Setup of try-ember:
## MACRegister
module MACRegister(
    input clk,
    input rst,
    input [1:0] opcode,
    input [15:0] a,
    input [15:0] b,
    output [31:0] dataOut
    );
clock: 13.8 ns
lec_check: 0
cap_margin: 35
cell_pad_in_sites_global_placement: 0
core_aspect_ratio: 1.38
core_margin: 2
core_utilization: 72
cts_cluster_diameter: 225
cts_cluster_size: 88
setup_slack_margin: -0.96
slew_margin: 35
tns_end_percent: 75
run.sh (not shown) runs the stock make flow with config.mk's settings and CLKGATE_MAP_FILE=.
try-ember had finished all stages when the layout checks came back failing, citing negative setup slack.
Relative to try-ember, the following input files were edited for try-fjord:
==> flow/config.mk <==
export PLATFORM = sky130hd
export DESIGN_NAME = MACRegister
export DESIGN_NICKNAME = MACRegister
export VERILOG_FILES = /design/flow/design.v
export SDC_FILE = /design/flow/constraint.sdc
export NUM_CORES = 4
export LEC_CHECK = 0
export CAP_MARGIN = 20
export CELL_PAD_IN_SITES_GLOBAL_PLACEMENT = 1
export CORE_ASPECT_RATIO = 1.38
export CORE_MARGIN = 2
export CORE_UTILIZATION = 54
export CTS_CLUSTER_DIAMETER = 390
export CTS_CLUSTER_SIZE = 88
export PLACE_DENSITY = 0.81
export SETUP_SLACK_MARGIN = 2.54
export SLEW_MARGIN = 35
export TNS_END_PERCENT = 75
==> flow/constraint.sdc <==
create_clock -name core_clock -period 21.5 [get_ports {clk}]
set_input_delay 4.3000 -clock core_clock [delete_from_list [all_inputs] [get_ports {clk}]]
set_output_delay 4.3000 -clock core_clock [all_outputs]
set_load 0.01 [all_outputs]
## What came out
try-fjord completed; timing, DRC and antenna clean
Compared with try-ember, try-fjord instantiates a larger number of cells.
Delta(count of nets after finishing, try-fjord - try-ember) < 0
Compare try-ember and try-fjord | required arrival time at the worst endpoint higher: try-fjord
try-fjord against try-ember: hold slack has decreased; total wire length after detailed routing has decreased; final area has decreased.
In the metrics for try-ember and try-fjord, the one carrying the higher register share of the cell area is try-fjord.
Modified inputs, try-tundra compared to try-fjord
==> flow/config.mk <==
export PLATFORM = sky130hd
export DESIGN_NAME = MACRegister
export DESIGN_NICKNAME = MACRegister
export VERILOG_FILES = /design/flow/design.v
export SDC_FILE = /design/flow/constraint.sdc
export NUM_CORES = 4
export LEC_CHECK = 0
export CAP_MARGIN = 20
export CELL_PAD_IN_SITES_DETAIL_PLACEMENT = 1
export CELL_PAD_IN_SITES_GLOBAL_PLACEMENT = 2
export CORE_ASPECT_RATIO = 0.98
export CORE_MARGIN = 6
export CORE_UTILIZATION = 54
export CTS_CLUSTER_DIAMETER = 390
export CTS_CLUSTER_SIZE = 88
export MAX_ROUTING_LAYER = met4
export PLACE_DENSITY_LB_ADDON = 0.08
export SETUP_SLACK_MARGIN = 2.54
export SLEW_MARGIN = 25
export TNS_END_PERCENT = 75
==> comparison <==
try-tundra went all the way through synthesis, placement and routing and the layout is clean on timing, DRC and antenna.
In try-tundra, shortest clock period the worst path allows after layout is higher than in try-fjord.
Relative to try-fjord, the final cell area reported for try-tundra is higher.
Against try-fjord as the reference, try-tundra delivers a higher placer's final routability congestion estimate.
Number of buffers inserted by post-CTS setup repair was higher in the run labelled try-tundra.
From try-tundra to try-fjord, area fraction in full adders, half adders and majority gates did not move at all.
The inputs of try-cedar differ from those of try-tundra as listed below.
-- flow/config.mk --
<<< try-tundra, line 11
export CORE_ASPECT_RATIO = 0.98
export CORE_MARGIN = 6
export CORE_UTILIZATION = 54
>>> try-cedar, line 11
export CORE_ASPECT_RATIO = 0.98
export CORE_MARGIN = 10
export CORE_UTILIZATION = 54
<<< try-tundra, line 15
export CTS_CLUSTER_SIZE = 88
export MAX_ROUTING_LAYER = met4
export PLACE_DENSITY_LB_ADDON = 0.08
export SETUP_SLACK_MARGIN = 2.54
export SLEW_MARGIN = 25
>>> try-cedar, line 15
export CTS_CLUSTER_SIZE = 88
export GPL_TIMING_DRIVEN = 0
export MAX_ROUTING_LAYER = met4
export PLACE_DENSITY_LB_ADDON = 0.08
export SETUP_SLACK_MARGIN = -0.87
export SLEW_MARGIN = 25
### Flow results
try-tundra has completed all stages; timing, DRC and antenna checks passed. try-cedar completed; timing, DRC and antenna clean. Looking at capture point of the critical path, the register[30] result is from try-tundra; the register[31] one comes from try-cedar. Comparing try-cedar and try-tundra, the higher final cell utilization of the core was measured on try-cedar. On try-cedar: pre-CTS worst setup slack is 860 ps lower than what try-tundra gave. Max post-cts sizing count across try-cedar and try-tundra: try-tundra. Between try-cedar and try-tundra, the number of post-CTS setup repair buffers is higher for try-tundra. Comparing try-cedar and try-tundra, routability congestion estimate is higher on try-cedar.
